## 06-01
==> flow/design.v <==
module softmax_4 (
    input wire clk,
    input wire reset,
    input wire start,
    input wire [15:0] in0, in1, in2, in3,     
    output reg [7:0] out0, out1, out2, out3, 
    output reg done
);
    parameter IDLE = 2'd0, EXP = 2'd1, DIVIDE = 2'd2, DONE = 2'd3;
    reg [1:0] state;
    reg [15:0] exp0, exp1, exp2, exp3;
    wire [17:0] sum_exp;
    reg [7:0] result0, result1, result2, result3;
    always @(posedge clk or posedge reset) begin
        if (reset)
            state <= IDLE;
        else begin
            case (state)
                IDLE:    state <= (start) ? EXP : IDLE;
                EXP:     state <= DIVIDE;
                DIVIDE:  state <= DONE;
                DONE:    state <= IDLE;
                default: state <= IDLE;
            endcase
        end
    end
    wire [31:0] x_sq0, x_sq1, x_sq2, x_sq3;
    assign x_sq0 = in0 * in0;
    assign x_sq1 = in1 * in1;
    assign x_sq2 = in2 * in2;
    assign x_sq3 = in3 * in3;
    assign sum_exp = exp0 + exp1 + exp2 + exp3;
    always @(posedge clk) begin
        if (reset) begin
            exp0 <= 0; exp1 <= 0; exp2 <= 0; exp3 <= 0;
            done <= 0;
        end else begin
            case (state)
                EXP: begin
                    exp0 <= 16'd256 + in0 + (x_sq0 >> 9);
                    exp1 <= 16'd256 + in1 + (x_sq1 >> 9);
                    exp2 <= 16'd256 + in2 + (x_sq2 >> 9);
                    exp3 <= 16'd256 + in3 + (x_sq3 >> 9);
                end
                DIVIDE: begin
                    if (sum_exp != 0) begin
                        result0 <= ({8'd0, exp0} * 24'd255) / sum_exp;
                        result1 <= ({8'd0, exp1} * 24'd255) / sum_exp;
                        result2 <= ({8'd0, exp2} * 24'd255) / sum_exp;
                        result3 <= ({8'd0, exp3} * 24'd255) / sum_exp;
                    end else begin
                        result0 <= 0;
                        result1 <= 0;
                        result2 <= 0;
                        result3 <= 0;
                    end
                end
                DONE: begin
                    out0 <= result0;
                    out1 <= result1;
                    out2 <= result2;
                    out3 <= result3;
                    done <= 1;
                end
                default: begin
                    done <= 0;
                end
            endcase
        end
    end
endmodule
clock: 73.5 ns
lec_check: 0
cap_margin: 25
cell_pad_in_sites_global_placement: 1
core_aspect_ratio: 1.8
core_margin: 6
core_utilization: 57
cts_cluster_diameter: 397
cts_cluster_size: 100
gpl_timing_driven: 1
max_routing_layer: met4
min_routing_layer: met1
place_density_lb_addon: 0.29
slew_margin: 5
tns_end_percent: 10
run.sh (not shown) runs the stock make flow with config.mk's settings and CLKGATE_MAP_FILE=.
06-01: flow completed, timing, DRC and antenna clean
Modified inputs, 05-12 compared to 06-01
Settings: a deleted CTS_CLUSTER_DIAMETER that had been 397; a deleted CORE_ASPECT_RATIO that had been 1.8; a deleted MIN_ROUTING_LAYER that had been met1; a change of CAP_MARGIN from 25 to 20; a change of SLEW_MARGIN from 5 to 20; a deleted CELL_PAD_IN_SITES_GLOBAL_PLACEMENT that had been 1; a deleted GPL_TIMING_DRIVEN that had been 1; a change of CORE_MARGIN from 6 to 2; a deleted MAX_ROUTING_LAYER that had been met4; a deleted CTS_CLUSTER_SIZE that had been 100; a deleted PLACE_DENSITY_LB_ADDON that had been 0.29; a deleted TNS_END_PERCENT that had been 10; a change of the clock period (ns, I/O delays scaled along) from 73.5 to 48.8.
Results
The final report for 05-12 shows a completed flow and a layout that fails verification, specifically negative setup slack.
Comparing 06-01 and 05-12, the higher met2 demand-to-capacity share in global routing was measured on 05-12.
Proportion of synthesized flip-flops having asynchronous set or reset: 06-01 vs 05-12 identical
Final cell area: 05-12 above 06-01
Wire length deteriorates in 05-12 relative to 06-01.
Comparing time the worst path needs with I/O delays and setup for 06-01 and 05-12, the smaller number came from 05-12.
Diff 06-01 -> 05-12 | worst IR drop on VDD | increase of about 80%
On worst slew slack as a fraction of its limit: 05-12 sits below 06-01.
The count of multi-input gates of 06-01 and that of 05-12 are within noise of each other.
Looking at 06-01 and 05-12, the fraction of area in clock buffers and inverters is a wash.
Cmp 06-01 and 05-12 / layout-stage area growth over the synthesis result / lower: 06-01

## build 94
Starts from the design.v that is shown in full above.
clock: 49.7 ns
lec_check: 0
cap_margin: 30
cell_pad_in_sites_detail_placement: 2
cell_pad_in_sites_global_placement: 1
core_margin: 2
core_utilization: 40
cts_cluster_diameter: 390
gpl_routability_driven: 0
max_routing_layer: met4
place_density: 0.48
slew_margin: 0
Stage in which a tool error killed build 94: 3_5_place_dp.
The following lists how build 17 was set up differently from build 94:
- removing MAX_ROUTING_LAYER (formerly met4)
- removing CELL_PAD_IN_SITES_GLOBAL_PLACEMENT (formerly 1)
- changing CAP_MARGIN from 30 to 20
- removing CTS_CLUSTER_DIAMETER (formerly 390)
- removing GPL_ROUTABILITY_DRIVEN (formerly 0)
- changing SLEW_MARGIN from 0 to 20
- changing CORE_UTILIZATION from 40 to 52
- removing CELL_PAD_IN_SITES_DETAIL_PLACEMENT (formerly 2)
- removing PLACE_DENSITY (formerly 0.48)
- changing the clock period (ns, I/O delays scaled along) from 49.7 to 55.4
- The final layout from build 17, which completed every stage, passed the timing, DRC and antenna checks at the end of the flow.
- Sort build 94 and build 17 by area of the core region, descending, and build 94 comes first.
- Cmp build 17 vs build 94: die outline width lower in build 17
- Diff build 17..build 94 | total cells reported by yosys after synthesis | negligible
- Between build 94 and build 17, overall chip area is higher for build 94, build 17 comes in under that.
- Count of cell types in the netlist of build 94 is on par with build 17.
- Build 94 and build 17 ended up with nearly the same register bit count reported by yosys.
#### Input delta (build 69 over build 17)
- swapping 52 for 70 in CORE_UTILIZATION
- swapping 55.4 for 46.3 in the clock period (ns, I/O delays scaled along)
### Flow results
- Stage in which a tool error killed build 69: 4_1_cts.
- Die area ends up lower on build 69.
- Core utilization before placement sits higher in build 69 than in build 17.
- [compare] base=build 17 new=build 69: synthesized cell count barely changed; post-placement setup slack dropped 8260 ps.
- Number of placed instances with taps included was lower in build 17 than in build 69.
- Per the comparison of build 69 with build 17, simple-gate share of the synthesized area flat; AND-OR/OR-AND share of the synthesized area roughly the same; vertical die dimension dropped about 14%; count of library flops with an enable pin was more or less identical; post-synth area from yosys stat saw little to no change.
- Estimated wirelength of the detail-placed design: build 69 > build 17
Input changes introduced in build 87 (baseline for comparison: build 69):
- swapping 70 for 40 in CORE_UTILIZATION
- swapping 46.3 for 57.9 in the clock period (ns, I/O delays scaled along)
--- outcome ---
Build 87: all stages complete, timing, DRC and antenna checks passed
As far as synthesized cell count goes, build 87 and build 69 are indistinguishable; the numbers are identical.
Share of the core filled by cells before placement: build 87 < build 69
Going from build 69 to build 87, synthesized netlist net count saw little to no change; cell total after placement moved down; full die area +74%; weighted congestion reported at the end of routability-driven placement shrank by about 7.5%; worst slack at placement higher.
Build 87 reports a higher die span in x than build 69 does.
Relative to build 87, the following input files were edited for build 53:
- setting CTS_CLUSTER_SIZE to 36 for the first time
- changing CORE_UTILIZATION from 40 to 70
- changing the clock period (ns, I/O delays scaled along) from 57.9 to 17.0
[summary]
- In the summary table, build 53 is marked failed, with error DPL-0033 raised in 4_1_cts.
- Number of standard-cell rows in the floorplan of build 53 falls short of that of build 87 by more than 10%.
- Compared to build 87, build 53 has share of the core filled by cells before placement 30 points higher.
- The lower setup slack after placement of build 53 and build 87 is in build 53.
- Row standard cell area after detailed placement: build 53 higher / build 87 lower
- When the final numbers for build 53 and build 87 were put side by side, the die area turned out to be smaller in build 53.
- | area of the core region | lower: build 53 |
- Compared with build 87, in build 53 post-synthesis chip area from yosys about even, half-perimeter wire length of the detailed placement result now larger.

Starts from the design.v that is shown in full above.
export LEC_CHECK = 0
export CAP_MARGIN = 20
export CORE_MARGIN = 2
export CORE_UTILIZATION = 40
export CTS_CLUSTER_DIAMETER = 223
export CTS_CLUSTER_SIZE = 98
export PLACE_DENSITY_LB_ADDON = 0.06
export SLEW_MARGIN = 40
export TNS_END_PERCENT = 20
create_clock -name core_clock -period 60.0 [get_ports {clk}]
Rerun with:
Settings changed: CORE_UTILIZATION 40 to 57, CTS_CLUSTER_DIAMETER 223 to unset, CTS_CLUSTER_SIZE 98 to unset, PLACE_DENSITY_LB_ADDON 0.06 to unset, SLEW_MARGIN 40 to 20, TNS_END_PERCENT 20 to unset.
Clock period 60.0 ns to 49.1 ns, I/O delays scaled along.
The changed run finished with setup timing left.
Setup slack loses 7.5 ns.
Hold slack gets better by 0.040 ns.
Die size came out lower by a quarter to a third.
Clock power grows by about a fifth.
Total power increases by well over a third.
Final cell count came out higher by roughly a tenth.
Synthesized cell count does not change.
Core utilization goes up by 35 points.
Global-route usage rises by 13 points.
Rerun with:
Settings changed: ABC_AREA set to 1, CORE_UTILIZATION 57 to 72, CTS_CLUSTER_SIZE set to 98.
Clock period 49.1 ns to 56.0 ns, I/O delays scaled along.
What happened: This time the run did not get past global routing. Die size fell by about a fifth. Synthesized cell count rose by about a fifth. Area after synthesis rose slightly.
Rerun with:
Settings changed: ABC_AREA 1 to unset, CORE_UTILIZATION 72 to 68, CTS_CLUSTER_DIAMETER set to 351.
Now the flow completed with no timing, DRC or antenna violations.
Area after synthesis came out lower slightly.
Die area grows by a few percent.
Synthesized cell count came out lower by about a fifth.

Starts from the design.v that is shown in full above.
clock: 73.5 ns
lec_check: 0
cap_margin: 25
cell_pad_in_sites_global_placement: 1
core_aspect_ratio: 0.5
core_margin: 4
core_utilization: 57
cts_cluster_diameter: 397
cts_cluster_size: 100
gpl_timing_driven: 1
max_routing_layer: met4
min_routing_layer: met1
place_density_lb_addon: 0.24
slew_margin: 5
tns_end_percent: 10
Then changed:
- CORE_ASPECT_RATIO: 0.5 -> 1.8
- CORE_MARGIN: 4 -> 2
- CORE_UTILIZATION: 57 -> 64
- CTS_CLUSTER_DIAMETER: 397 -> not set
- CTS_CLUSTER_SIZE: 100 -> not set
- PLACE_DENSITY_LB_ADDON: 0.24 -> not set
- TNS_END_PERCENT: 10 -> not set
- clock period: 73.5 -> 56.9 ns (I/O delays scaled with it)
Hold slack got worse by 4.6 ps.
Setup slack got worse by 3900 ps.
Sequential power is higher by 28%.
Flip-flop count is unchanged.
Final area is higher by about 12%.
Core utilization is higher by 15 points.
Via count is higher by 11%.
Routed wire length is higher by about 13%.
Die size is lower by about 13%.
Cell count is higher by about 6%.
Synthesized area does not change.
Power and IR drop assume default switching activity.
